==> design/flow/design.v <==
`timescale 1ns / 1ps
package ascon_pkg;
    typedef logic [0:4][63:0] t_state_array;
    typedef logic [0:11][7:0] t_constant_addition;
    typedef logic [0:31][7:0] t_substitution;
    /*verilator lint_off UNUSEDPARAM*/
    localparam t_constant_addition C_LUT_ADDITION = {
        8'hF0,
        8'hE1,
        8'hD2,
        8'hC3,
        8'hB4,
        8'hA5,
        8'h96,
        8'h87,
        8'h78,
        8'h69,
        8'h5A,
        8'h4B
    };
    localparam t_substitution C_LUT_SBOX = {
        8'h04,
        8'h0B,
        8'h1F,
        8'h14,
        8'h1A,
        8'h15,
        8'h09,
        8'h02,
        8'h1B,
        8'h05,
        8'h08,
        8'h12,
        8'h1D,
        8'h03,
        8'h06,
        8'h1C,
        8'h1E,
        8'h13,
        8'h07,
        8'h0E,
        8'h00,
        8'h0D,
        8'h11,
        8'h18,
        8'h10,
        8'h0C,
        8'h01,
        8'h19,
        8'h16,
        8'h0A,
        8'h0F,
        8'h17
    };
    /*verilator lint_on UNUSEDPARAM*/
endpackage : ascon_pkg
`timescale 1ns / 1ps
module ascon_fsm (
    input  logic                clock,                        
    input  logic                reset_n,                      
    input  logic                i_sys_enable,                 
    input  logic                i_start,                      
    input  logic                i_data_valid,                 
    input  logic unsigned [3:0] i_round_count,                
    input  logic unsigned [1:0] i_block_count,                
    output logic                o_valid_cipher,               
    output logic                o_done,                       
    output logic                o_mux_select,                 
    output logic                o_enable_xor_data_begin,      
    output logic                o_enable_xor_key_begin,       
    output logic                o_enable_xor_key_end,         
    output logic                o_enable_xor_lsb_end,         
    output logic                o_enable_state_reg,           
    output logic                o_enable_cipher_reg,          
    output logic                o_enable_tag_reg,             
    output logic                o_enable_round_counter,       
    output logic                o_reset_round_counter_to_6,   
    output logic                o_reset_round_counter_to_0,   
    output logic                o_enable_block_counter,       
    output logic                o_reset_block_counter,        
    output logic                o_ready                       
);
    typedef enum logic unsigned [4:0] {
        STATE_IDLE,                      
        STATE_CONFIGURATION,             
        STATE_START_INITIALIZATION,      
        STATE_PROCESS_INITIALIZATION,    
        STATE_END_INITIALIZATION,        
        STATE_IDLE_ASSOCIATED_DATA,      
        STATE_START_ASSOCIATED_DATA,     
        STATE_PROCESS_ASSOCIATED_DATA,   
        STATE_END_ASSOCIATED_DATA,       
        STATE_IDLE_PLAIN_TEXT,           
        STATE_START_PLAIN_TEXT,          
        STATE_PROCESS_PLAIN_TEXT,        
        STATE_END_PLAIN_TEXT,            
        STATE_IDLE_FINALIZATION,         
        STATE_START_FINALIZATION,        
        STATE_PROCESS_FINALIZATION,      
        STATE_END_FINALIZATION           
    } type_state_e;
    logic next_o_valid_cipher;               
    logic next_o_done;                       
    logic next_o_mux_select;                 
    logic next_o_enable_xor_data_begin;      
    logic next_o_enable_xor_key_begin;       
    logic next_o_enable_xor_key_end;         
    logic next_o_enable_xor_lsb_end;         
    logic next_o_enable_state_reg;           
    logic next_o_enable_cipher_reg;          
    logic next_o_enable_tag_reg;             
    logic next_o_enable_round_counter;       
    logic next_o_reset_round_counter_to_6;   
    logic next_o_reset_round_counter_to_0;   
    logic next_o_enable_block_counter;       
    logic next_o_reset_block_counter;        
    type_state_e
        current_state,   
        next_state;      
    always_ff @(posedge clock or negedge reset_n) begin
        if (!reset_n) begin
            current_state <= STATE_IDLE;
        end
        else if (i_sys_enable) begin
            current_state <= next_state;
        end
        else begin
            current_state <= STATE_IDLE;
        end
    end
    assign o_ready = (current_state == STATE_IDLE_ASSOCIATED_DATA) || (current_state == STATE_IDLE_PLAIN_TEXT) ||
        (current_state == STATE_IDLE_FINALIZATION);
    always_comb begin
        next_state = STATE_IDLE;
        unique case (current_state)
            STATE_IDLE: begin
                if (i_start) begin
                    next_state = STATE_CONFIGURATION;
                end
            end
            STATE_CONFIGURATION: begin
                next_state = STATE_START_INITIALIZATION;
            end
            STATE_START_INITIALIZATION: begin
                next_state = STATE_PROCESS_INITIALIZATION;
            end
            STATE_PROCESS_INITIALIZATION: begin
                if (i_round_count >= 4'h9) begin
                    next_state = STATE_END_INITIALIZATION;
                end
                else begin
                    next_state = STATE_PROCESS_INITIALIZATION;
                end
            end
            STATE_END_INITIALIZATION: begin
                next_state = STATE_IDLE_ASSOCIATED_DATA;
            end
            STATE_IDLE_ASSOCIATED_DATA: begin
                if (i_data_valid) begin
                    next_state = STATE_START_ASSOCIATED_DATA;
                end
                else begin
                    next_state = STATE_IDLE_ASSOCIATED_DATA;
                end
            end
            STATE_START_ASSOCIATED_DATA: begin
                next_state = STATE_PROCESS_ASSOCIATED_DATA;
            end
            STATE_PROCESS_ASSOCIATED_DATA: begin
                if (i_round_count >= 4'h9) begin
                    next_state = STATE_END_ASSOCIATED_DATA;
                end
                else begin
                    next_state = STATE_PROCESS_ASSOCIATED_DATA;
                end
            end
            STATE_END_ASSOCIATED_DATA: begin
                next_state = STATE_IDLE_PLAIN_TEXT;
            end
            STATE_IDLE_PLAIN_TEXT: begin
                if (i_data_valid) begin
                    next_state = STATE_START_PLAIN_TEXT;
                end
                else begin
                    next_state = STATE_IDLE_PLAIN_TEXT;
                end
            end
            STATE_START_PLAIN_TEXT: begin
                next_state = STATE_PROCESS_PLAIN_TEXT;
            end
            STATE_PROCESS_PLAIN_TEXT: begin
                if (i_round_count >= 4'h9) begin
                    next_state = STATE_END_PLAIN_TEXT;
                end
                else begin
                    next_state = STATE_PROCESS_PLAIN_TEXT;
                end
            end
            STATE_END_PLAIN_TEXT: begin
                if (i_block_count >= 2'b11) begin
                    next_state = STATE_IDLE_FINALIZATION;
                end
                else begin
                    next_state = STATE_IDLE_PLAIN_TEXT;
                end
            end
            STATE_IDLE_FINALIZATION: begin
                if (i_data_valid) begin
                    next_state = STATE_START_FINALIZATION;
                end
                else begin
                    next_state = STATE_IDLE_FINALIZATION;
                end
            end
            STATE_START_FINALIZATION: begin
                next_state = STATE_PROCESS_FINALIZATION;
            end
            STATE_PROCESS_FINALIZATION: begin
                if (i_round_count >= 4'h9) begin
                    next_state = STATE_END_FINALIZATION;
                end
                else begin
                    next_state = STATE_PROCESS_FINALIZATION;
                end
            end
            STATE_END_FINALIZATION: begin
                next_state = STATE_IDLE;
            end
            /*verilator coverage_off*/
            default: begin
                next_state = STATE_IDLE;
            end
            /*verilator coverage_on*/
        endcase
    end
    always_comb begin
        next_o_valid_cipher             = 0;
        next_o_done                     = 0;
        next_o_mux_select               = 1;
        next_o_enable_xor_data_begin    = 0;
        next_o_enable_xor_key_begin     = 0;
        next_o_enable_xor_key_end       = 0;
        next_o_enable_xor_lsb_end       = 0;
        next_o_enable_state_reg         = 1;
        next_o_enable_cipher_reg        = 0;
        next_o_enable_tag_reg           = 0;
        next_o_enable_round_counter     = 0;
        next_o_reset_round_counter_to_6 = 0;
        next_o_reset_round_counter_to_0 = 0;
        next_o_enable_block_counter     = 0;
        next_o_reset_block_counter      = 0;
        unique case (current_state)
            STATE_IDLE: begin
                next_o_enable_state_reg = 0;
            end
            STATE_CONFIGURATION: begin
                next_o_enable_state_reg         = 0;
                next_o_mux_select               = 0;
                next_o_reset_round_counter_to_0 = 1;
            end
            STATE_START_INITIALIZATION: begin
                next_o_mux_select           = 0;
                next_o_enable_round_counter = 1;
            end
            STATE_PROCESS_INITIALIZATION: begin
                next_o_enable_round_counter = 1;
            end
            STATE_END_INITIALIZATION: begin
                next_o_enable_xor_key_end = 1;
            end
            STATE_IDLE_ASSOCIATED_DATA: begin
                next_o_enable_state_reg         = 0;
                next_o_reset_round_counter_to_6 = 1;
            end
            STATE_START_ASSOCIATED_DATA: begin
                next_o_enable_round_counter  = 1;
                next_o_enable_xor_data_begin = 1;
            end
            STATE_PROCESS_ASSOCIATED_DATA: begin
                next_o_enable_round_counter = 1;
            end
            STATE_END_ASSOCIATED_DATA: begin
                next_o_enable_xor_lsb_end  = 1;
                next_o_reset_block_counter = 1;
            end
            STATE_IDLE_PLAIN_TEXT: begin
                next_o_enable_state_reg         = 0;
                next_o_reset_round_counter_to_6 = 1;
            end
            STATE_START_PLAIN_TEXT: begin
                next_o_enable_round_counter  = 1;
                next_o_enable_xor_data_begin = 1;
                next_o_enable_block_counter  = 1;
                next_o_enable_cipher_reg     = 1;
                next_o_valid_cipher          = 1;
            end
            STATE_PROCESS_PLAIN_TEXT: begin
                next_o_enable_round_counter = 1;
            end
            STATE_END_PLAIN_TEXT: begin
                next_o_enable_round_counter = 1;
            end
            STATE_IDLE_FINALIZATION: begin
                next_o_enable_round_counter     = 1;
                next_o_enable_state_reg         = 0;
                next_o_reset_round_counter_to_0 = 1;
            end
            STATE_START_FINALIZATION: begin
                next_o_enable_round_counter  = 1;
                next_o_enable_xor_data_begin = 1;
                next_o_enable_xor_key_begin  = 1;
                next_o_enable_cipher_reg     = 1;
                next_o_valid_cipher          = 1;
            end
            STATE_PROCESS_FINALIZATION: begin
                next_o_enable_round_counter = 1;
            end
            STATE_END_FINALIZATION: begin
                next_o_enable_xor_key_end = 1;
                next_o_enable_tag_reg     = 1;
                next_o_done               = 1;
            end
            /*verilator coverage_off*/
            default: begin
                next_o_valid_cipher             = 0;
                next_o_done                     = 0;
                next_o_mux_select               = 1;
                next_o_enable_xor_data_begin    = 0;
                next_o_enable_xor_key_begin     = 0;
                next_o_enable_xor_key_end       = 0;
                next_o_enable_xor_lsb_end       = 0;
                next_o_enable_state_reg         = 1;
                next_o_enable_cipher_reg        = 0;
                next_o_enable_tag_reg           = 0;
                next_o_enable_round_counter     = 0;
                next_o_reset_round_counter_to_6 = 0;
                next_o_reset_round_counter_to_0 = 0;
                next_o_enable_block_counter     = 0;
                next_o_reset_block_counter      = 0;
            end
            /*verilator coverage_on*/
        endcase
    end
    always_ff @(posedge clock or negedge reset_n) begin
        if (!reset_n) begin
            o_valid_cipher             <= 0;
            o_done                     <= 0;
            o_mux_select               <= 1;
            o_enable_xor_data_begin    <= 0;
            o_enable_xor_key_begin     <= 0;
            o_enable_xor_key_end       <= 0;
            o_enable_xor_lsb_end       <= 0;
            o_enable_state_reg         <= 0;
            o_enable_cipher_reg        <= 0;
            o_enable_tag_reg           <= 0;
            o_enable_round_counter     <= 0;
            o_reset_round_counter_to_6 <= 0;
            o_reset_round_counter_to_0 <= 0;
            o_enable_block_counter     <= 0;
            o_reset_block_counter      <= 0;
        end
        else if (i_sys_enable) begin
            o_valid_cipher             <= next_o_valid_cipher;
            o_done                     <= next_o_done;
            o_mux_select               <= next_o_mux_select;
            o_enable_xor_data_begin    <= next_o_enable_xor_data_begin;
            o_enable_xor_key_begin     <= next_o_enable_xor_key_begin;
            o_enable_xor_key_end       <= next_o_enable_xor_key_end;
            o_enable_xor_lsb_end       <= next_o_enable_xor_lsb_end;
            o_enable_state_reg         <= next_o_enable_state_reg;
            o_enable_cipher_reg        <= next_o_enable_cipher_reg;
            o_enable_tag_reg           <= next_o_enable_tag_reg;
            o_enable_round_counter     <= next_o_enable_round_counter;
            o_reset_round_counter_to_6 <= next_o_reset_round_counter_to_6;
            o_reset_round_counter_to_0 <= next_o_reset_round_counter_to_0;
            o_enable_block_counter     <= next_o_enable_block_counter;
            o_reset_block_counter      <= next_o_reset_block_counter;
        end
        else begin
            o_valid_cipher             <= 0;
            o_done                     <= 0;
            o_mux_select               <= 1;
            o_enable_xor_data_begin    <= 0;
            o_enable_xor_key_begin     <= 0;
            o_enable_xor_key_end       <= 0;
            o_enable_xor_lsb_end       <= 0;
            o_enable_state_reg         <= 0;
            o_enable_cipher_reg        <= 0;
            o_enable_tag_reg           <= 0;
            o_enable_round_counter     <= 0;
            o_reset_round_counter_to_6 <= 0;
            o_reset_round_counter_to_0 <= 0;
            o_enable_block_counter     <= 0;
            o_reset_block_counter      <= 0;
        end
    end
endmodule
`timescale 1ns / 1ps
module xor_begin
(
    input  logic         [319:0]         i_state,             
    input  logic         [ 63:0] i_data,              
    input  logic         [127:0] i_key,               
    input  logic                 i_enable_xor_key,    
    input  logic                 i_enable_xor_data,   
    output logic         [319:0]         o_state              
);
    assign o_state[319:256] = i_enable_xor_data ? (i_state[319:256] ^ i_data) : i_state[319:256];
    assign o_state[255:192] = i_enable_xor_key ? (i_state[255:192] ^ i_key[127:64]) : i_state[255:192];
    assign o_state[191:128] = i_enable_xor_key ? (i_state[191:128] ^ i_key[63:0]) : i_state[191:128];
    assign o_state[127:64] = i_state[127:64];
    assign o_state[63:0] = i_state[63:0];
endmodule
`timescale 1ns / 1ps
module xor_end
(
    input  logic         [319:0]         i_state,            
    input  logic         [127:0] i_key,              
    input  logic                 i_enable_xor_key,   
    input  logic                 i_enable_xor_lsb,   
    output logic         [319:0]         o_state             
);
    logic [63:0] state_part_4_xored_with_lsb;   
    assign state_part_4_xored_with_lsb = {i_state[63:1], i_state[0] ^ i_enable_xor_lsb};
    assign o_state[319:256] = i_state[319:256];
    assign o_state[255:192] = i_state[255:192];
    assign o_state[191:128] = i_state[191:128];
    assign o_state[127:64] = i_enable_xor_key ? (i_state[127:64] ^ i_key[127:64]) : i_state[127:64];
    assign
        o_state[63:0] = i_enable_xor_key ? (state_part_4_xored_with_lsb ^ i_key[63:0]) : state_part_4_xored_with_lsb;
endmodule
`timescale 1ns / 1ps
module addition_layer
(
    input  logic         [3:0] i_round,   
    input  logic         [319:0]       i_state,   
    output logic         [319:0]       o_state    
);
    assign o_state[319:256] = i_state[319:256];
    assign o_state[255:192] = i_state[255:192];
    logic [7:0] s_round_constant;   
    always_comb begin
        case (i_round)
            4'd0 : s_round_constant = 8'hF0;
            4'd1 : s_round_constant = 8'hE1;
            4'd2 : s_round_constant = 8'hD2;
            4'd3 : s_round_constant = 8'hC3;
            4'd4 : s_round_constant = 8'hB4;
            4'd5 : s_round_constant = 8'hA5;
            4'd6 : s_round_constant = 8'h96;
            4'd7 : s_round_constant = 8'h87;
            4'd8 : s_round_constant = 8'h78;
            4'd9 : s_round_constant = 8'h69;
            4'd10: s_round_constant = 8'h5A;
            4'd11: s_round_constant = 8'h4B;
            default: s_round_constant = 8'h00;
        endcase
    end
    assign o_state[191:128] = i_state[191:128] ^ {56'h00000000000000, s_round_constant};
    assign o_state[127:64] = i_state[127:64];
    assign o_state[63:0] = i_state[63:0];
endmodule
`timescale 1ns / 1ps
module sbox
(
    input  logic unsigned [4:0] i_data,   
    output logic          [4:0] o_data    
);
    always_comb begin
        case (i_data)
            5'd0 : o_data = 5'h04;
            5'd1 : o_data = 5'h0B;
            5'd2 : o_data = 5'h1F;
            5'd3 : o_data = 5'h14;
            5'd4 : o_data = 5'h1A;
            5'd5 : o_data = 5'h15;
            5'd6 : o_data = 5'h09;
            5'd7 : o_data = 5'h02;
            5'd8 : o_data = 5'h1B;
            5'd9 : o_data = 5'h05;
            5'd10: o_data = 5'h08;
            5'd11: o_data = 5'h12;
            5'd12: o_data = 5'h1D;
            5'd13: o_data = 5'h03;
            5'd14: o_data = 5'h06;
            5'd15: o_data = 5'h1C;
            5'd16: o_data = 5'h1E;
            5'd17: o_data = 5'h13;
            5'd18: o_data = 5'h07;
            5'd19: o_data = 5'h0E;
            5'd20: o_data = 5'h00;
            5'd21: o_data = 5'h0D;
            5'd22: o_data = 5'h11;
            5'd23: o_data = 5'h18;
            5'd24: o_data = 5'h10;
            5'd25: o_data = 5'h0C;
            5'd26: o_data = 5'h01;
            5'd27: o_data = 5'h19;
            5'd28: o_data = 5'h16;
            5'd29: o_data = 5'h0A;
            5'd30: o_data = 5'h0F;
            5'd31: o_data = 5'h17;
            default: o_data = 5'h00;
        endcase
    end
endmodule
`timescale 1ns / 1ps
module substitution_layer
#(
    parameter int G_NUM_SBOXES = 64   
) (
    input  logic         [319:0] i_state,   
    output logic         [319:0] o_state    
);
    for (genvar i = 0; i < G_NUM_SBOXES; i = i + 1) begin : g_sbox
        sbox sbox_i (
            .i_data({i_state[256+i], i_state[192+i], i_state[128+i], i_state[64+i], i_state[0+i]}),
            .o_data({o_state[256+i], o_state[192+i], o_state[128+i], o_state[64+i], o_state[0+i]})
        );
    end
endmodule
`timescale 1ns / 1ps
module diffusion_layer
(
    input  logic         [319:0] i_state,   
    output logic         [319:0] o_state    
);
    assign o_state[319:256] = i_state[319:256] ^ {i_state[274:256], i_state[319:275]} ^ {i_state[283:256], i_state[319:284]};
    assign o_state[255:192] = i_state[255:192] ^ {i_state[252:192], i_state[255:253]} ^ {i_state[230:192], i_state[255:231]};
    assign o_state[191:128] = i_state[191:128] ^ {i_state[128], i_state[191:129]} ^ {i_state[133:128], i_state[191:134]};
    assign o_state[127:64] = i_state[127:64] ^ {i_state[73:64], i_state[127:74]} ^ {i_state[80:64], i_state[127:81]};
    assign o_state[63:0] = i_state[63:0] ^ {i_state[6:0], i_state[63:7]} ^ {i_state[40:0], i_state[63:41]};
endmodule
 `timescale 1ns / 1ps
module permutation
(
    input  logic                 clock,                     
    input  logic                 reset_n,                   
    input  logic                 i_sys_enable,              
    input  logic                 i_mux_select,              
    input  logic                 i_enable_xor_key_begin,    
    input  logic                 i_enable_xor_data_begin,   
    input  logic                 i_enable_xor_key_end,      
    input  logic                 i_enable_xor_lsb_end,      
    input  logic                 i_enable_cipher_reg,       
    input  logic                 i_enable_tag_reg,          
    input  logic                 i_enable_state_reg,        
    input  logic         [319:0]         i_state,                   
    input  logic         [  3:0] i_round,                   
    input  logic         [ 63:0] i_data,                    
    input  logic         [127:0] i_key,                     
    output logic         [319:0]         o_state,                   
    output logic         [ 63:0] o_cipher,                  
    output logic         [127:0] o_tag                      
);
    logic         [319:0]
        state_mux_output,                    
        state_xor_begin_output,              
        state_adder_output,                  
        state_substitution_layer_output,     
        state_diffusion_output,              
        state_xor_end_output,                
        state_output_reg;                    
    logic [ 63:0] o_cipher_reg;              
    logic [127:0] o_tag_reg;                 
    assign state_mux_output = (i_mux_select == 1'b0) ? i_state : state_output_reg;
    xor_begin xor_begin_1 (
        .i_state          (state_mux_output),
        .i_data           (i_data),
        .i_key            (i_key),
        .i_enable_xor_key (i_enable_xor_key_begin),
        .i_enable_xor_data(i_enable_xor_data_begin),
        .o_state          (state_xor_begin_output)
    );
    addition_layer addition_layer_1 (
        .i_round(i_round),
        .i_state(state_xor_begin_output),
        .o_state(state_adder_output)
    );
    substitution_layer #(
        .G_NUM_SBOXES(64)
    ) substitution_layer_1 (
        .i_state(state_adder_output),
        .o_state(state_substitution_layer_output)
    );
    diffusion_layer diffusion_layer_1 (
        .i_state(state_substitution_layer_output),
        .o_state(state_diffusion_output)
    );
    xor_end xor_end_1 (
        .i_state         (state_diffusion_output),
        .i_key           (i_key),
        .i_enable_xor_key(i_enable_xor_key_end),
        .i_enable_xor_lsb(i_enable_xor_lsb_end),
        .o_state         (state_xor_end_output)
    );
    always_ff @(posedge clock or negedge reset_n) begin
        if (!reset_n) begin
            state_output_reg <= '0;
            o_cipher_reg     <= 0;
            o_tag_reg        <= 0;
        end
        else if (i_sys_enable) begin
            if (i_enable_state_reg) begin
                state_output_reg <= state_xor_end_output;
            end
            if (i_enable_cipher_reg) begin
                o_cipher_reg <= state_xor_begin_output[319:256];
            end
            if (i_enable_tag_reg) begin
                o_tag_reg <= {state_xor_end_output[127:64], state_xor_end_output[63:0]};
            end
        end
        else begin
            state_output_reg <= '0;
            o_cipher_reg     <= 0;
            o_tag_reg        <= 0;
        end
    end
    assign o_state  = state_output_reg;
    assign o_cipher = o_cipher_reg;
    assign o_tag    = o_tag_reg;
endmodule
`timescale 1ns / 1ps
module ascon
(
    input  logic         clock,            
    input  logic         reset_n,          
    input  logic         i_sys_enable,     
    input  logic         i_start,          
    input  logic         i_data_valid,     
    input  logic [ 63:0] i_data,           
    input  logic [127:0] i_key,            
    input  logic [127:0] i_nonce,          
    output logic [ 63:0] o_cipher,         
    output logic [127:0] o_tag,            
    output logic         o_valid_cipher,   
    output logic         o_done,           
    output logic         o_ready           
);
    logic
        s_mux_select,                       
        s_enable_xor_data_begin,            
        s_enable_xor_key_begin,             
        s_enable_xor_key_end,               
        s_enable_xor_lsb_end,               
        s_enable_state_reg,                 
        s_enable_cipher_reg,                
        s_enable_tag_reg,                   
        s_enable_round_counter,             
        s_reset_round_counter_to_6,         
        s_reset_round_counter_to_0,         
        s_enable_block_counter,             
        s_reset_block_counter,              
        s_valid_cipher,                     
        reg_valid_cipher,                   
        s_done,                             
        reg_done;                           
    logic         [319:0]       o_state;            
    logic         [3:0] reg_round_counter;  
    logic         [1:0] reg_block_counter;  
    ascon_fsm ascon_fsm_inst (
        .clock                     (clock),
        .reset_n                   (reset_n),
        .i_sys_enable              (i_sys_enable),
        .i_start                   (i_start),
        .i_data_valid              (i_data_valid),
        .i_round_count             (reg_round_counter),
        .i_block_count             (reg_block_counter),
        .o_valid_cipher            (s_valid_cipher),
        .o_done                    (s_done),
        .o_mux_select              (s_mux_select),
        .o_enable_xor_data_begin   (s_enable_xor_data_begin),
        .o_enable_xor_key_begin    (s_enable_xor_key_begin),
        .o_enable_xor_key_end      (s_enable_xor_key_end),
        .o_enable_xor_lsb_end      (s_enable_xor_lsb_end),
        .o_enable_state_reg        (s_enable_state_reg),
        .o_enable_cipher_reg       (s_enable_cipher_reg),
        .o_enable_tag_reg          (s_enable_tag_reg),
        .o_enable_round_counter    (s_enable_round_counter),
        .o_reset_round_counter_to_6(s_reset_round_counter_to_6),
        .o_reset_round_counter_to_0(s_reset_round_counter_to_0),
        .o_enable_block_counter    (s_enable_block_counter),
        .o_reset_block_counter     (s_reset_block_counter),
        .o_ready                   (o_ready)
    );
    permutation permutation_inst (
        .clock                  (clock),
        .reset_n                (reset_n),
        .i_sys_enable           (i_sys_enable),
        .i_mux_select           (s_mux_select),
        .i_enable_xor_key_begin (s_enable_xor_key_begin),
        .i_enable_xor_data_begin(s_enable_xor_data_begin),
        .i_enable_xor_key_end   (s_enable_xor_key_end),
        .i_enable_xor_lsb_end   (s_enable_xor_lsb_end),
        .i_enable_cipher_reg    (s_enable_cipher_reg),
        .i_enable_tag_reg       (s_enable_tag_reg),
        .i_enable_state_reg     (s_enable_state_reg),
        .i_state                ({i_data, i_key[127:64], i_key[63:0], i_nonce[127:64], i_nonce[63:0]}),
        .i_round                (reg_round_counter),
        .i_data                 (i_data),
        .i_key                  (i_key),
        .o_state                (o_state),
        .o_cipher               (o_cipher),
        .o_tag                  (o_tag)
    );
    always_ff @(posedge clock or negedge reset_n) begin
        if (!reset_n) begin
            reg_round_counter <= 4'b0;
            reg_block_counter <= 2'b0;
            reg_valid_cipher  <= 1'b0;
            reg_done          <= 1'b0;
        end
        else if (i_sys_enable) begin
            reg_valid_cipher <= s_valid_cipher;
            reg_done         <= s_done;
            if (s_reset_round_counter_to_6) begin
                reg_round_counter <= 4'd6;
            end
            else if (s_reset_round_counter_to_0) begin
                reg_round_counter <= 4'b0;
            end
            else if (s_enable_round_counter) begin
                reg_round_counter <= reg_round_counter + 4'b0001;
            end
            if (s_reset_block_counter) begin
                reg_block_counter <= 2'b00;
            end
            else if (s_enable_block_counter) begin
                reg_block_counter <= reg_block_counter + 2'b01;
            end
        end
        else begin
            reg_round_counter <= 4'b0;
            reg_block_counter <= 2'b0;
            reg_valid_cipher  <= 1'b0;
            reg_done          <= 1'b0;
        end
    end
    assign o_valid_cipher = reg_valid_cipher;
    assign o_done         = reg_done;
endmodule
==> design/flow/run.sh <==
#!/bin/bash
# the make line also repeats each setting of config.mk as NAME=value (left out here)
make -C /OpenROAD-flow-scripts/flow DESIGN_CONFIG=/design/flow/config.mk WORK_HOME=/design/flow/orfs CLKGATE_MAP_FILE= finish
==> design/flow/config.mk <==
export PLATFORM = sky130hd
export DESIGN_NAME = ascon
export DESIGN_NICKNAME = ascon
export VERILOG_FILES = /design/flow/design.v
export SDC_FILE = /design/flow/constraint.sdc
export NUM_CORES = 4
export LEC_CHECK = 0
export CAP_MARGIN = 15
export CELL_PAD_IN_SITES_DETAIL_PLACEMENT = 2
export CELL_PAD_IN_SITES_GLOBAL_PLACEMENT = 1
export CORE_ASPECT_RATIO = 1.15
export CORE_MARGIN = 5
export CORE_UTILIZATION = 45
export CTS_CLUSTER_DIAMETER = 42
export CTS_CLUSTER_SIZE = 75
export GPL_ROUTABILITY_DRIVEN = 0
export GPL_TIMING_DRIVEN = 0
export MAX_ROUTING_LAYER = met5
export PLACE_DENSITY_LB_ADDON = 0.14
export SETUP_SLACK_MARGIN = 0.15
export SLEW_MARGIN = 40
export TNS_END_PERCENT = 5
==> design/flow/constraint.sdc <==
create_clock -name core_clock -period 10.4 [get_ports {clock}]
set_input_delay 2.0800 -clock core_clock [delete_from_list [all_inputs] [get_ports {clock}]]
set_output_delay 2.0800 -clock core_clock [all_outputs]
set_load 0.01 [all_outputs]
==> notes.md, run 1 <==
* **H-tree lvl count** 3
* **most common cell in the synthesized netlist** sky130_fd_sc_hd__mux2i_1
* **number of standard cells after synthesis** 5747
* **synthesized flop and latch total** 537
* **total global routing track utilization** 95.1%
* **area fraction in mux cells** 15.1%
* **result of the run** did not finish
* **net count of the mapped netlist** 6209
* **simple-gate share of the synthesized area** 13.4%
* **mean instance size in the synthesized netlist** 9.18 sq um
* **top post-synthesis cells by count** sky130_fd_sc_hd__mux2i_1, sky130_fd_sc_hd__xnor2_1, sky130_fd_sc_hd__nor2_1
* **number of cell instances after yosys synthesis** 5747
* **HPWL after detailed placement** 336000 um
* **Yosys top cell area share** 25.4%
* **number of buffers between clock root and the deepest sink** 3
* **last stage reached** 5_1_grt
* **IO Port Bufs** 518
* **number of hold buffers added after cts** 0
* **Die Ht** 377 um
* **netlist area before placement** 0.0528 sq mm
* **I/O pin count** 520
* **sequential fraction of the synthesis area** 25.5%
* **post-detailed-placement cell area** 0.0620 sq mm
* **Post-CTS Setup Bufs** 0
* **xor/xnor cell area share of the yosys netlist** 21.4%
* **dominant combinational cell family by area after synthesis** XOR/XNOR gates
* **area of the placeable core** 0.116 sq mm
* **Root Driver** sky130_fd_sc_hd__clkbuf_16
* **number of different library cells in the post-synthesis netlist** 72
* **number of rows in the core area** 134
* **number of warnings reported in the yosys synthesis log** 5
* **number of cells in the design after placement** 7870
* **cell type contributing the most total cell area after synthesis** sky130_fd_sc_hd__dfrtp_1
* **Sink Count** 537
* **CTS Buf Count** 101
* **Area contributors post-synth** sky130_fd_sc_hd__dfrtp_1, sky130_fd_sc_hd__mux2i_1, sky130_fd_sc_hd__xnor2_1, sky130_fd_sc_hd__xnor3_1, sky130_fd_sc_hd__nor2_1
* **total congestion overflow** 5299
* **Die Area** 0.124 sq mm
* **number of enable flip-flop cells** 0
* **adder and majority gate portion of the synthesized area** 5.19%
* **horizontal die dimension** 329 um
* **first error message** [ERROR GRT-0116] Global routing finished with congestion. Check the congestion regions in the DRC Viewer.
* **flip-flop cell with the highest count after synthesis** sky130_fd_sc_hd__dfrtp_1
* **share of async-settable or async-resettable flops after synthesis** 100%
* **cell resize tally after clock tree synthesis** 0
* **Synth Area in Compound Gates** 15.4%
* **chip area estimate from yosys synthesis** 0.0528 sq mm
* **worst-case setup slack after placement** 3.50 ns
* **fraction of the core area occupied by cells at floorplan** 45.3%
==> layer usage <==
layer / track usage, % / GRT overflow
met1: 90.9 / 361
met2: 109 / 3195
met3: 85.5 / 332
met4: 98.5 / 1359
met5: 66.8 / 52
==> run 2, diff against run 1 <==
CAP_MARGIN = 20   (was 15)
CELL_PAD_IN_SITES_DETAIL_PLACEMENT = unset   (was 2)
CELL_PAD_IN_SITES_GLOBAL_PLACEMENT = unset   (was 1)
CORE_ASPECT_RATIO = unset   (was 1.15)
CORE_MARGIN = 2   (was 5)
CORE_UTILIZATION = 70   (was 45)
CTS_CLUSTER_DIAMETER = 28   (was 42)
CTS_CLUSTER_SIZE = 13   (was 75)
GPL_ROUTABILITY_DRIVEN = unset   (was 0)
GPL_TIMING_DRIVEN = unset   (was 0)
MAX_ROUTING_LAYER = unset   (was met5)
PLACE_DENSITY_LB_ADDON = unset   (was 0.14)
SETUP_SLACK_MARGIN = 1.21   (was 0.15)
SLEW_MARGIN = 20   (was 40)
TNS_END_PERCENT = unset   (was 5)
clock period = 4.06 ns   (was 10.4 ns; I/O delays follow)
==> run 2 against run 1 <==
Against the previous run:
- the flow again stops in 5_1_grt
- synthesized area unchanged
- synthesized cell count unchanged
- die area down 38%
==> notes.md, run 2 <==
* **result of the run** did not finish
* **last stage reached** 5_1_grt
* **first error message** [ERROR GRT-0116] Global routing finished with congestion. Check the congestion regions in the DRC Viewer.
* **number of cell instances after yosys synthesis** 5747
* **top post-synthesis cells by count** sky130_fd_sc_hd__mux2i_1, sky130_fd_sc_hd__xnor2_1, sky130_fd_sc_hd__nor2_1
* **number of buffers between clock root and the deepest sink** 3
* **number of rows in the core area** 100
* **number of enable flip-flop cells** 0
* **H-tree lvl count** 4
* **Root Driver** sky130_fd_sc_hd__clkbuf_16
* **adder and majority gate portion of the synthesized area** 5.19%
* **net count of the mapped netlist** 6209
* **dominant combinational cell family by area after synthesis** XOR/XNOR gates
* **total congestion overflow** 936
* **number of hold buffers added after cts** 0
* **mean instance size in the synthesized netlist** 9.18 sq um
* **number of different library cells in the post-synthesis netlist** 72
* **HPWL after detailed placement** 177000 um
* **I/O pin count** 520
* **Sink Count** 537
* **routability congestion estimate from global placement** 1.17
* **number of cells in the design after placement** 7221
* **total global routing track utilization** 91.8%
* **most common cell in the synthesized netlist** sky130_fd_sc_hd__mux2i_1
* **share of async-settable or async-resettable flops after synthesis** 100%
* **Die Ht** 279 um
* **xor/xnor cell area share of the yosys netlist** 21.4%
* **netlist area before placement** 0.0528 sq mm
* **fraction of the core area occupied by cells at floorplan** 70.8%
* **CTS Buf Count** 155
* **chip area estimate from yosys synthesis** 0.0528 sq mm
* **cell type contributing the most total cell area after synthesis** sky130_fd_sc_hd__dfrtp_1
* **Yosys top cell area share** 25.4%
* **worst-case setup slack after placement** 0.198 ns
* **Die Area** 0.0776 sq mm
* **number of warnings reported in the yosys synthesis log** 5
* **Area contributors post-synth** sky130_fd_sc_hd__dfrtp_1, sky130_fd_sc_hd__mux2i_1, sky130_fd_sc_hd__xnor2_1, sky130_fd_sc_hd__xnor3_1, sky130_fd_sc_hd__nor2_1
* **horizontal die dimension** 279 um
* **flip-flop cell with the highest count after synthesis** sky130_fd_sc_hd__dfrtp_1
* **IO Port Bufs** 519
* **synthesized flop and latch total** 537
* **Synth Area in Compound Gates** 15.4%
* **number of standard cells after synthesis** 5747
* **area of the placeable core** 0.0746 sq mm
* **sequential fraction of the synthesis area** 25.5%
* **area fraction in mux cells** 15.1%
* **simple-gate share of the synthesized area** 13.4%
[run 2: what timing repair did]
| action | CTS |
|---|---|
| resized | 382 |
| cloned | 15 |
| pin swaps | 74 |
| buffers inserted | 111 |
| endpoints found under the setup margin | 450 |
[run 2: stage by stage]
stage	cell area [sq um]
CTS	71800
global placement	62300
floorplan	54700
detailed placement	62300
[run 2: layer usage]
layer	overflow	track usage, %
met5	12	64.7
met4	385	96.1
met1	26	89.6
met3	53	84.6
met2	460	101
==> run 3, diff against run 2 <==
ABC_AREA = 1   (was unset)
CAP_MARGIN = 0   (was 20)
CORE_ASPECT_RATIO = 1.32   (was unset)
CORE_UTILIZATION = 72   (was 70)
CTS_CLUSTER_DIAMETER = 400   (was 28)
CTS_CLUSTER_SIZE = 15   (was 13)
HOLD_SLACK_MARGIN = 0.29   (was unset)
PLACE_DENSITY = 0.38   (was unset)
SETUP_SLACK_MARGIN = unset   (was 1.21)
SLEW_MARGIN = 40   (was 20)
TNS_END_PERCENT = 10   (was unset)
clock period = 3.51 ns   (was 4.06 ns; I/O delays follow)
==> run 3 against run 2 <==
Against the previous run:
- the run again fails in 5_1_grt
- die area shrank 5.1%
- synthesized cell count grew 56%
- synthesized area shrank 2.4%
==> notes.md, run 3 <==
* **cell type contributing the most total cell area after synthesis** sky130_fd_sc_hd__nand2_1
* **worst-case setup slack after placement** 0.0737 ns
* **fraction of the core area occupied by cells at floorplan** 72.7%
* **sequential fraction of the synthesis area** 26.1%
* **synthesized flop and latch total** 537
* **routability congestion estimate from global placement** 1.41
* **first error message** [ERROR GRT-0116] Global routing finished with congestion. Check the congestion regions in the DRC Viewer.
* **number of cell instances after yosys synthesis** 8966
* **total congestion overflow** 1190
* **IO Port Bufs** 519
* **total global routing track utilization** 85.1%
* **netlist area before placement** 0.0515 sq mm
* **result of the run** did not finish
* **mean instance size in the synthesized netlist** 5.74 sq um
* **Root Driver** sky130_fd_sc_hd__clkbuf_16
* **H-tree lvl count** 2
* **I/O pin count** 520
* **area of the placeable core** 0.0708 sq mm
* **number of buffers between clock root and the deepest sink** 3
* **share of async-settable or async-resettable flops after synthesis** 100%
* **number of enable flip-flop cells** 0
* **number of cells in the design after placement** 10551
* **last stage reached** 5_1_grt
* **number of rows in the core area** 112
* **horizontal die dimension** 237 um
* **CTS Buf Count** 41
* **net count of the mapped netlist** 9428
* **xor/xnor cell area share of the yosys netlist** 3.15%
* **post-detailed-placement cell area** 0.0604 sq mm
* **Die Area** 0.0737 sq mm
* **Die Ht** 311 um
* **simple-gate share of the synthesized area** 49.9%
* **number of warnings reported in the yosys synthesis log** 5
* **flip-flop cell with the highest count after synthesis** sky130_fd_sc_hd__dfrtp_1
* **Synth Area in Compound Gates** 6.23%
* **number of standard cells after synthesis** 8966
* **area fraction in mux cells** 0.834%
* **number of different library cells in the post-synthesis netlist** 50
* **HPWL after detailed placement** 225000 um
* **Sink Count** 537
* **adder and majority gate portion of the synthesized area** 3.33%
* **Area contributors post-synth** sky130_fd_sc_hd__nand2_1, sky130_fd_sc_hd__dfrtp_1, sky130_fd_sc_hd__nand3_1, sky130_fd_sc_hd__inv_1, sky130_fd_sc_hd__nand4_1
* **chip area estimate from yosys synthesis** 0.0515 sq mm
* **top post-synthesis cells by count** sky130_fd_sc_hd__nand2_1, sky130_fd_sc_hd__nand3_1, sky130_fd_sc_hd__inv_1
* **dominant combinational cell family by area after synthesis** simple AND/OR/NAND/NOR gates
* **most common cell in the synthesized netlist** sky130_fd_sc_hd__nand2_1
* **Yosys top cell area share** 32.6%
[run 3: layer usage]
metal,GRT usage [%],overflow
met1,82.9,23
met2,99.4,730
met3,74.5,31
met4,86.1,403
met5,44.3,3
[run 3: repair_timing]
item / in CTS
buffers inserted: 0
cloned: 0
endpoints found under the setup margin: 2
hold endpoints to repair: 55
hold buffers: 1
gates resized: 1
[run 3: stage by stage]
| step | hold slack [ns] | util [%] |
|---|---|---|
| 3_5_place_dp | 0.460 | 85.3 |
| 3_3_place_gp | 0.456 | 85.3 |
| 4_1_cts | 0.474 | 86.9 |
| 2_1_floorplan | 0.406 | - |
==> run 4, diff against run 3 <==
CAP_MARGIN = 20   (was 0)
CORE_ASPECT_RATIO = unset   (was 1.32)
CTS_CLUSTER_DIAMETER = 207   (was 400)
CTS_CLUSTER_SIZE = 100   (was 15)
HOLD_SLACK_MARGIN = unset   (was 0.29)
PLACE_DENSITY = unset   (was 0.38)
SETUP_SLACK_MARGIN = -0.41   (was unset)
SLEW_MARGIN = 20   (was 40)
TNS_END_PERCENT = unset   (was 10)
clock period = 4.4 ns   (was 3.51 ns; I/O delays follow)
==> run 4 against run 3 <==
Against the previous run:
- the run again fails in 5_1_grt
- die area is essentially flat
- synthesized area is the same
- synthesized cell count is the same
==> notes.md, run 4 <==
* **result of the run** did not finish
* **last stage reached** 5_1_grt
* **first error message** [ERROR GRT-0116] Global routing finished with congestion. Check the congestion regions in the DRC Viewer.
* **fraction of the core area occupied by cells at floorplan** 72.4%
* **post-detailed-placement cell area** 0.0578 sq mm
* **Sink Count** 537
* **adder and majority gate portion of the synthesized area** 3.33%
* **most common cell in the synthesized netlist** sky130_fd_sc_hd__nand2_1
* **total global routing track utilization** 74.4%
* **routability congestion estimate from global placement** 1.34
* **Synth Area in Compound Gates** 6.23%
* **Post-CTS Setup Bufs** 0
* **flip-flop cell with the highest count after synthesis** sky130_fd_sc_hd__dfrtp_1
* **Yosys top cell area share** 32.6%
* **xor/xnor cell area share of the yosys netlist** 3.15%
* **synthesized flop and latch total** 537
* **number of buffers between clock root and the deepest sink** 3
* **H-tree lvl count** 1
* **cell type contributing the most total cell area after synthesis** sky130_fd_sc_hd__nand2_1
* **net count of the mapped netlist** 9428
* **number of hold buffers added after cts** 0
* **dominant combinational cell family by area after synthesis** simple AND/OR/NAND/NOR gates
* **CTS Buf Count** 11
* **number of cell instances after yosys synthesis** 8966
* **Root Driver** sky130_fd_sc_hd__clkbuf_16
* **horizontal die dimension** 271 um
* **simple-gate share of the synthesized area** 49.9%
* **number of different library cells in the post-synthesis netlist** 50
* **area fraction in mux cells** 0.834%
* **cell resize tally after clock tree synthesis** 0
* **Die Ht** 271 um
* **number of standard cells after synthesis** 8966
* **IO Port Bufs** 519
* **number of enable flip-flop cells** 0
* **number of rows in the core area** 98
* **netlist area before placement** 0.0515 sq mm
* **Die Area** 0.0736 sq mm
* **top post-synthesis cells by count** sky130_fd_sc_hd__nand2_1, sky130_fd_sc_hd__nand3_1, sky130_fd_sc_hd__inv_1
* **Area contributors post-synth** sky130_fd_sc_hd__nand2_1, sky130_fd_sc_hd__dfrtp_1, sky130_fd_sc_hd__nand3_1, sky130_fd_sc_hd__inv_1, sky130_fd_sc_hd__nand4_1
* **chip area estimate from yosys synthesis** 0.0515 sq mm
* **sequential fraction of the synthesis area** 26.1%
* **area of the placeable core** 0.0711 sq mm
* **HPWL after detailed placement** 213000 um
* **number of warnings reported in the yosys synthesis log** 5
* **I/O pin count** 520
* **total congestion overflow** 20
* **mean instance size in the synthesized netlist** 5.74 sq um
* **share of async-settable or async-resettable flops after synthesis** 100%
[run 4: stage by stage]
stage               cells  util, %  hold slack [ns]  setup WS, ns
floorplan            8966        -            0.428          1.78
global placement    10292     81.2            0.447         0.722
CTS                 10309     81.8            0.280         0.569
detailed placement  10292     81.2            0.452         0.645
[run 4: metal layers]
| layer | GRT overflow | global-route usage [%] |
|---|---|---|
| met1 | 0 | 76.2 |
| met2 | 9 | 89.4 |
| met3 | 1 | 60.4 |
| met4 | 9 | 68.9 |
| met5 | 1 | 36.9 |
==> run 5, diff against run 4 <==
ABC_AREA = unset   (was 1)
CORE_UTILIZATION = 70   (was 72)
CTS_CLUSTER_DIAMETER = 400   (was 207)
CTS_CLUSTER_SIZE = unset   (was 100)
SETUP_SLACK_MARGIN = unset   (was -0.41)
clock period = 4.22 ns   (was 4.4 ns; I/O delays follow)
==> run 5 against run 4 <==
Against the previous run:
- now fails the layout checks on setup timing
- synthesized area is 2.5% higher
- die area rose by 5.4%
- synthesized cell count shrank 36%
==> notes.md, run 5 <==
* **result of the run** complete, but fails checks
* **violated checks** setup timing
* **sequential fraction of the synthesis area** 25.5%
* **fraction of the core area occupied by cells at floorplan** 70.8%
* **cell area after layout** 0.0633 sq mm
* **Critical R2R Capture** permutation_inst.o_tag_reg[20]
* **Root Driver** sky130_fd_sc_hd__clkbuf_16
* **cell with the biggest individual delay on the critical path** sky130_fd_sc_hd__dfstp_4
* **Critical Path Max Stage Delay** 1.10 ns
* **area grow syn2layout** 20.1%
* **Final Hold Violation Tally** 0
* **logic depth of the worst path, buffers included** 9
* **clock period minus final worst setup slack** 4.33 ns
* **routability congestion estimate from global placement** 1.16
* **xor/xnor cell area share of the yosys netlist** 21.4%
* **area of the placeable core** 0.0746 sq mm
* **number of warnings reported in the yosys synthesis log** 5
* **clock tree from TritonCTS** yes
* **nature of the critical path endpoint** register
* **synthesized flop and latch total** 537
* **CTS Buf Count** 66
* **transition time of the tightest slew-check pin** 1.26 ns
* **final setup violating endpoints** 13
* **count of nets left with antenna violations after detail routing** 0
* **vias in the first global route** 49796
* **post-route clock period utilization** 103%
* **mean instance size in the synthesized netlist** 9.18 sq um
* **worst-case setup slack after placement** 0.146 ns
* **number of cell instances after yosys synthesis** 5747
* **H-tree lvl count** 3
* **number of different library cells in the post-synthesis netlist** 72
* **total global routing track utilization** 60.0%
* **area fraction in mux cells** 15.1%
* **type of the most critical hold path** in -> async
* **count of pins over their slew limit** 0
* **count of warning messages emitted by the tools** 113
* **post-DR wirelength/cell** 32.2 um
* **Die Area** 0.0776 sq mm
* **chip area estimate from yosys synthesis** 0.0528 sq mm
* **Rel. slew slack** 15.7%
* **number of rows in the core area** 100
* **Die Ht** 279 um
* **Area contributors post-synth** sky130_fd_sc_hd__dfrtp_1, sky130_fd_sc_hd__mux2i_1, sky130_fd_sc_hd__xnor2_1, sky130_fd_sc_hd__xnor3_1, sky130_fd_sc_hd__nor2_1
* **horizontal die dimension** 279 um
* **via count** 53666
* **Sink Count** 537
* **first element of the critical path** ascon_fsm_inst.o_mux_select
* **setup slack, reg-to-reg** -0.11 ns
* **average vias per placed instance** 7.22
* **net count of the mapped netlist** 6209
* **adder and majority gate portion of the synthesized area** 5.19%
* **I/O pin count** 520
* **Yosys top cell area share** 25.4%
* **number of enable flip-flop cells** 0
* **Critical R2R Launch** ascon_fsm_inst.o_mux_select
* **Total Nets Final** 6842
* **share of async-settable or async-resettable flops after synthesis** 100%
* **required arrival time at the worst endpoint** 4.74 ns
* **detailed-route DRC error count** 0
* **first-pass GRT wire length** 337000 um
* **simple-gate share of the synthesized area** 13.4%
* **Arrival @ worst endpoint** 4.85 ns
* **number of maximum-capacitance constraint violations** 0
* **total congestion overflow** 0
* **insertion delay at the late pin of the worst-skew pair** 0.65 ns
* **IO Port Bufs** 519
* **number of buffers between clock root and the deepest sink** 3
* **Synth Area in Compound Gates** 15.4%
* **cell type contributing the most total cell area after synthesis** sky130_fd_sc_hd__dfrtp_1
* **HPWL after detailed placement** 178000 um
* **endpoint of the most critical setup path** permutation_inst.o_tag_reg[20]
* **drt initial violations** 9042
* **path type of the worst setup path** reg -> reg
* **register clock-pin slew on the reported worst setup and hold paths** 0.06 ns
* **pin count of the biggest net entering global routing** 152
* **buffer-and-inverter tally for the worst setup path** 3
* **Pre-antenna DRT Iters** 9
* **most common cell in the synthesized netlist** sky130_fd_sc_hd__mux2i_1
* **number of standard cells after synthesis** 5747
* **dominant combinational cell family by area after synthesis** XOR/XNOR gates
* **Critical Path, Cell by Cell** buf_12 -> mux2_2 -> ha_1 -> mux2i_2 -> xnor2_1 -> buf_4 -> xnor2_1 -> buf_4 -> a211oi_1
* **Fmax achieved** 0.231 GHz
* **maximum clock skew at final layout** 0.0367 ns
* **Setup TNS Final** -0.673 ns
* **cell count of the worst reg-to-reg path** 9
* **post-detailed-placement cell area** 0.0609 sq mm
* **initial antenna violation count** 45
* **kind of cell with the highest combined delay on the critical path** multiplexers
* **flip-flop cell with the highest count after synthesis** sky130_fd_sc_hd__dfrtp_1
* **netlist area before placement** 0.0528 sq mm
* **worst path setup slack after routing** -0.109 ns
* **top post-synthesis cells by count** sky130_fd_sc_hd__mux2i_1, sky130_fd_sc_hd__xnor2_1, sky130_fd_sc_hd__nor2_1
* **final wirelength** 239000 um
* **smallest hold slack** 0.238 ns
* **biggest fanout along the worst timing path** 44
* **kind of launch point of the worst setup path** register
run 5: layout make-up:
cell class              count  area (sq um)
multi-input cells        4757         37300
flip-flops and latches    537         13500
fillers                  4256         11200
repair buffers            926          8650
clock buffers              80          1800
well taps                 969          1210
clock inverters            33           485
inverters                  92           353
diodes                     34          85.1
run 5: what timing repair did:
action / in CTS / in global routing
resized: 1 / 10
endpoints found under the setup margin: 1 / 17
hold buffers: 0 / 0
buffers inserted: 0 / 0
run 5: metal layers:
metal | routed length, um | track usage, %
met3 | 42500 | 29.7
met2 | 90500 | 80.3
met5 | 478 | 2.94
met1 | 77100 | 70.4
met4 | 28500 | 52.5
run 5: metrics by stage:
step,cells,util (%)
3_5_place_dp,7281,81.7
5_1_grt,7413,84.9
4_1_cts,7394,84.7
6_report,7428,84.9
3_3_place_gp,7281,81.6
2_1_floorplan,5747,-
==> run 6, diff against run 5 <==
CAP_MARGIN = 35   (was 20)
CELL_PAD_IN_SITES_GLOBAL_PLACEMENT = 0   (was unset)
CORE_ASPECT_RATIO = 1.56   (was unset)
CORE_MARGIN = 7   (was 2)
CORE_UTILIZATION = 23   (was 70)
CTS_CLUSTER_DIAMETER = unset   (was 400)
CTS_CLUSTER_SIZE = 49   (was unset)
GPL_TIMING_DRIVEN = 1   (was unset)
MAX_ROUTING_LAYER = met5   (was unset)
PLACE_DENSITY = 0.59   (was unset)
clock period = 7.49 ns   (was 4.22 ns; I/O delays follow)
==> run 6 against run 5 <==
Against the previous run:
- now clean on timing, DRC and antenna
- hold slack gained 0.26 ns
- critical path depth unchanged
- sequential cell count unchanged
- worst setup slack better by 2.6 ns
- non-clock buffer count down 199
- routed wire length grew 27%
==> notes.md, run 6 <==
* **cell count of the worst reg-to-reg path** 9
* **Sequential cell area** 0.0135 sq mm
* **end point of the worst hold path** permutation_inst.o_tag_reg[125]
* **Final Instance Count excl. Fillers** 9267
* **CTS Buf Count** 69
* **biggest fanout along the worst timing path** 57
* **fraction of the core area occupied by cells at floorplan** 23.1%
* **nature of the critical path endpoint** register
* **net count of the mapped netlist** 6209
* **number of maximum-capacitance constraint violations** 0
* **Post-CTS Setup Bufs** 0
* **clock tree from TritonCTS** yes
* **Yosys top cell area share** 25.4%
* **Critical R2R Capture** permutation_inst.state_output_reg[70]
* **post-route clock period utilization** 66.5%
* **number of different library cells in the post-synthesis netlist** 72
* **number of cells in the design after placement** 9090
* **area grow syn2layout** 22.7%
* **transition time of the tightest slew-check pin** 1.10 ns
* **result of the run** no timing/DRC/antenna violations
* **count of nets left with antenna violations after detail routing** 0
* **worst-case setup slack after placement** 2.41 ns
* **Logic area** 0.0375 sq mm
* **drt initial violations** 4995
* **netlist area before placement** 0.0528 sq mm
* **detailed-route DRC error count** 0
* **number of warnings reported in the yosys synthesis log** 5
* **horizontal die dimension** 397 um
* **kind of launch point of the worst setup path** register
* **total global routing track utilization** 23.8%
* **Die Ht** 612 um
* **kind of cell with the highest combined delay on the critical path** flip-flops
* **count of filler cells inserted in the layout** 24121
* **required arrival time at the worst endpoint** 8.02 ns
* **cell resize tally after clock tree synthesis** 0
* **Setup TNS Final** 0 ns
* **vias in the first global route** 46122
* **register clock-pin slew on the reported worst setup and hold paths** 0.06 ns
* **Fmax achieved** 0.201 GHz
* **type of the most critical hold path** reg -> reg
* **first element of the critical path** ascon_fsm_inst.o_mux_select
* **Synth Area in Compound Gates** 15.4%
* **number of hold buffers added after cts** 0
* **endpoint of the most critical setup path** permutation_inst.state_output_reg[70]
* **post-DR wirelength/cell** 32.9 um
* **top post-synthesis cells by count** sky130_fd_sc_hd__mux2i_1, sky130_fd_sc_hd__xnor2_1, sky130_fd_sc_hd__nor2_1
* **logic depth of the worst path, buffers included** 9
* **count of pins over their slew limit** 0
* **CP dominant cell by count** sky130_fd_sc_hd__mux2i_1
* **sequential fraction of the synthesis area** 25.5%
* **flip-flop cell with the highest count after synthesis** sky130_fd_sc_hd__dfrtp_1
* **routability congestion estimate from global placement** 1.01
* **path type of the worst setup path** reg -> reg
* **xor/xnor cell area share of the yosys netlist** 21.4%
* **Root Driver** sky130_fd_sc_hd__clkbuf_16
* **adder and majority gate portion of the synthesized area** 5.19%
* **via count** 48604
* **average vias per placed instance** 5.24
* **count of warning messages emitted by the tools** 140
* **number of enable flip-flop cells** 0
* **number of standard cells after synthesis** 5747
* **maximum clock skew at final layout** 0.0445 ns
* **initial antenna violation count** 128
* **setup slack, reg-to-reg** 2.51 ns
* **final wirelength** 305000 um
* **insertion delay at the late pin of the worst-skew pair** 0.70 ns
* **Final Hold Violation Tally** 0
* **Area contributors post-synth** sky130_fd_sc_hd__dfrtp_1, sky130_fd_sc_hd__mux2i_1, sky130_fd_sc_hd__xnor2_1, sky130_fd_sc_hd__xnor3_1, sky130_fd_sc_hd__nor2_1
* **Sink Count** 537
* **area of the placeable core** 0.228 sq mm
* **simple-gate share of the synthesized area** 13.4%
* **HPWL after detailed placement** 246000 um
* **synthesized flop and latch total** 537
* **Critical R2R Launch** ascon_fsm_inst.o_mux_select
* **total congestion overflow** 0
* **final setup violating endpoints** 0
* **dominant combinational cell family by area after synthesis** XOR/XNOR gates
* **clock period minus final worst setup slack** 4.98 ns
* **area fraction in mux cells** 15.1%
* **chip area estimate from yosys synthesis** 0.0528 sq mm
* **cell with the biggest individual delay on the critical path** sky130_fd_sc_hd__dfstp_4
* **Rel. slew slack** 26.6%
* **Critical Path, Cell by Cell** buf_4 -> mux2i_1 -> nor2_1 -> a21oi_1 -> nand2_1 -> xor2_1 -> xnor3_1 -> mux2i_1 -> o21ai_0
* **Critical Path Max Stage Delay** 1.12 ns
* **H-tree lvl count** 3
* **Pre-antenna DRT Iters** 6
* **share of async-settable or async-resettable flops after synthesis** 100%
* **number of cell instances after yosys synthesis** 5747
* **Arrival @ worst endpoint** 5.52 ns
* **most common cell in the synthesized netlist** sky130_fd_sc_hd__mux2i_1
* **Finished Core Util** 28.4%
* **Die Area** 0.243 sq mm
* **IO Port Bufs** 519
* **unrepaired setup endpoints after global routing** no
* **Hold Startpoint** permutation_inst.o_tag_reg[125]
* **buffer-and-inverter tally for the worst setup path** 1
* **Total Nets Final** 6646
* **I/O pin count** 520
* **first-pass GRT wire length** 404000 um
* **number of buffers between clock root and the deepest sink** 3
* **mean instance size in the synthesized netlist** 9.18 sq um
* **number of rows in the core area** 219
* **pin count of the biggest net entering global routing** 147
* **number of cells traversed by the worst hold path** 1
* **worst path setup slack after routing** 2.51 ns
* **cell type contributing the most total cell area after synthesis** sky130_fd_sc_hd__dfrtp_1
[run 6: layout make-up]
class	instances	area share, %
Antenna cell	51	0.197
Clock buffer	89	3.04
Clock inverter	31	0.821
Inverter	92	0.545
Multi-Input combinational cell	4757	57.9
Sequential cell	537	20.8
Tap cell	2983	5.77
Timing Repair Buffer	727	11.0
[run 6: per-layer routing]
| metal | vias to the layer above | global-route usage [%] | wire, um |
|---|---|---|---|
| met2 | 2369 | 35.1 | 126000 |
| met4 | 124 | 17.6 | 28500 |
| met1 | 24082 | 28.2 | 117000 |
| li1 | 21357 | - | - |
| met3 | 672 | 8.91 | 32500 |
| met5 | - | 0 | 844 |
[run 6: through the flow]
stage | area, sq um | hold slack (ns)
finish | 64700 | 0.497
CTS | 64500 | 0.500
global route | 64600 | 0.511
global placement | 61300 | 0.481
detailed placement | 62000 | 0.486
floorplan | 52800 | 0.480
==> run 7, diff against run 6 <==
ABC_AREA = 1   (was unset)
CAP_MARGIN = 20   (was 35)
CELL_PAD_IN_SITES_GLOBAL_PLACEMENT = unset   (was 0)
CORE_ASPECT_RATIO = unset   (was 1.56)
CORE_MARGIN = 2   (was 7)
CORE_UTILIZATION = 69   (was 23)
CTS_CLUSTER_DIAMETER = 369   (was unset)
CTS_CLUSTER_SIZE = unset   (was 49)
GPL_TIMING_DRIVEN = unset   (was 1)
MAX_ROUTING_LAYER = unset   (was met5)
PLACE_DENSITY = 0.39   (was 0.59)
clock period = 3.6 ns   (was 7.49 ns; I/O delays follow)
==> run 7 against run 6 <==
Against the previous run:
- the flow now stops in 5_1_grt
- die area down 68%
- synthesized area fell by 2.4%
- synthesized cell count up 56%
==> notes.md, run 7 <==
* **result of the run** did not finish
* **last stage reached** 5_1_grt
* **first error message** [ERROR GRT-0116] Global routing finished with congestion. Check the congestion regions in the DRC Viewer.
* **IO Port Bufs** 519
* **area fraction in mux cells** 0.834%
* **number of buffers between clock root and the deepest sink** 3
* **total global routing track utilization** 77.4%
* **Root Driver** sky130_fd_sc_hd__clkbuf_16
* **number of different library cells in the post-synthesis netlist** 50
* **most common cell in the synthesized netlist** sky130_fd_sc_hd__nand2_1
* **Die Ht** 277 um
* **top post-synthesis cells by count** sky130_fd_sc_hd__nand2_1, sky130_fd_sc_hd__nand3_1, sky130_fd_sc_hd__inv_1
* **Area contributors post-synth** sky130_fd_sc_hd__nand2_1, sky130_fd_sc_hd__dfrtp_1, sky130_fd_sc_hd__nand3_1, sky130_fd_sc_hd__inv_1, sky130_fd_sc_hd__nand4_1
* **number of warnings reported in the yosys synthesis log** 5
* **number of standard cells after synthesis** 8966
* **H-tree lvl count** 3
* **cell type contributing the most total cell area after synthesis** sky130_fd_sc_hd__nand2_1
* **fraction of the core area occupied by cells at floorplan** 69.4%
* **share of async-settable or async-resettable flops after synthesis** 100%
* **dominant combinational cell family by area after synthesis** simple AND/OR/NAND/NOR gates
* **number of enable flip-flop cells** 0
* **simple-gate share of the synthesized area** 49.9%
* **cell resize tally after clock tree synthesis** 0
* **HPWL after detailed placement** 224000 um
* **routability congestion estimate from global placement** 1.37
* **number of rows in the core area** 100
* **I/O pin count** 520
* **Post-CTS Setup Bufs** 0
* **CTS Buf Count** 66
* **Yosys top cell area share** 32.6%
* **adder and majority gate portion of the synthesized area** 3.33%
* **chip area estimate from yosys synthesis** 0.0515 sq mm
* **mean instance size in the synthesized netlist** 5.74 sq um
* **sequential fraction of the synthesis area** 26.1%
* **Die Area** 0.0768 sq mm
* **number of cell instances after yosys synthesis** 8966
* **horizontal die dimension** 277 um
* **Synth Area in Compound Gates** 6.23%
* **number of hold buffers added after cts** 0
* **netlist area before placement** 0.0515 sq mm
* **net count of the mapped netlist** 9428
* **area of the placeable core** 0.0742 sq mm
* **synthesized flop and latch total** 537
* **xor/xnor cell area share of the yosys netlist** 3.15%
* **flip-flop cell with the highest count after synthesis** sky130_fd_sc_hd__dfrtp_1
* **total congestion overflow** 20
* **Sink Count** 537
## run 7: through the flow
stage	std cells	area (sq um)	worst slack, ns	hold WS [ns]
detailed placement	10636	60700	0.157	0.460
global placement	10636	60700	0.222	0.453
CTS	10747	62900	0.158	0.156
floorplan	8966	51500	0.981	0.424
## run 7: metal layers
| layer | overflow | track usage, % |
|---|---|---|
| met5 | 1 | 41.3 |
| met4 | 5 | 73.6 |
| met3 | 0 | 65.2 |
| met2 | 14 | 91.3 |
| met1 | 0 | 78.1 |
==> run 8, diff against run 7 <==
CAP_MARGIN = 0   (was 20)
CORE_ASPECT_RATIO = 1.32   (was unset)
CORE_UTILIZATION = 72   (was 69)
CTS_CLUSTER_DIAMETER = 400   (was 369)
CTS_CLUSTER_SIZE = 15   (was unset)
HOLD_SLACK_MARGIN = 0.29   (was unset)
PLACE_DENSITY = unset   (was 0.39)
PLACE_DENSITY_LB_ADDON = 0.07   (was unset)
TNS_END_PERCENT = 10   (was unset)
clock period = 3.55 ns   (was 3.6 ns; I/O delays follow)
==> run 8 against run 7 <==
Against the previous run:
- the run again fails in 5_1_grt
- synthesized cell count stayed put
- synthesized area stayed put
- die area is 4.1% lower
==> notes.md, run 8 <==
* **simple-gate share of the synthesized area** 49.9%
* **share of async-settable or async-resettable flops after synthesis** 100%
* **first error message** [ERROR GRT-0116] Global routing finished with congestion. Check the congestion regions in the DRC Viewer.
* **total congestion overflow** 1007
* **xor/xnor cell area share of the yosys netlist** 3.15%
* **last stage reached** 5_1_grt
* **Synth Area in Compound Gates** 6.23%
* **dominant combinational cell family by area after synthesis** simple AND/OR/NAND/NOR gates
* **I/O pin count** 520
* **number of rows in the core area** 112
* **top post-synthesis cells by count** sky130_fd_sc_hd__nand2_1, sky130_fd_sc_hd__nand3_1, sky130_fd_sc_hd__inv_1
* **Yosys top cell area share** 32.6%
* **flip-flop cell with the highest count after synthesis** sky130_fd_sc_hd__dfrtp_1
* **H-tree lvl count** 2
* **chip area estimate from yosys synthesis** 0.0515 sq mm
* **mean instance size in the synthesized netlist** 5.74 sq um
* **netlist area before placement** 0.0515 sq mm
* **area of the placeable core** 0.0708 sq mm
* **total global routing track utilization** 83.9%
* **routability congestion estimate from global placement** 1.38
* **most common cell in the synthesized netlist** sky130_fd_sc_hd__nand2_1
* **IO Port Bufs** 519
* **horizontal die dimension** 237 um
* **number of standard cells after synthesis** 8966
* **number of warnings reported in the yosys synthesis log** 5
* **number of enable flip-flop cells** 0
* **Die Area** 0.0737 sq mm
* **synthesized flop and latch total** 537
* **area fraction in mux cells** 0.834%
* **Sink Count** 537
* **cell type contributing the most total cell area after synthesis** sky130_fd_sc_hd__nand2_1
* **fraction of the core area occupied by cells at floorplan** 72.7%
* **number of buffers between clock root and the deepest sink** 3
* **Root Driver** sky130_fd_sc_hd__clkbuf_16
* **net count of the mapped netlist** 9428
* **post-detailed-placement cell area** 0.0600 sq mm
* **number of different library cells in the post-synthesis netlist** 50
* **HPWL after detailed placement** 222000 um
* **Area contributors post-synth** sky130_fd_sc_hd__nand2_1, sky130_fd_sc_hd__dfrtp_1, sky130_fd_sc_hd__nand3_1, sky130_fd_sc_hd__inv_1, sky130_fd_sc_hd__nand4_1
* **result of the run** did not finish
* **Post-CTS Setup Bufs** 0
* **sequential fraction of the synthesis area** 26.1%
* **Die Ht** 311 um
* **number of cell instances after yosys synthesis** 8966
* **CTS Buf Count** 41
* **adder and majority gate portion of the synthesized area** 3.33%
-- run 8: per-stage QoR --
stage / setup WS, ns / std cells
floorplan: 0.931 / 8966
global placement: -0.0779 / 10509
detailed placement: -0.0958 / 10509
CTS: 0.0204 / 10558
-- run 8: per-layer routing --
metal | GRT overflow | global-route usage [%]
met2 | 650 | 98.4
met1 | 24 | 83.0
met3 | 34 | 71.9
met5 | 7 | 46.2
met4 | 292 | 82.7
-- run 8: what timing repair did --
action | CTS
gates resized | 2
hold buffers | 1
endpoints found under the hold margin | 69
endpoints found under the setup margin | 3
pin swaps | 0
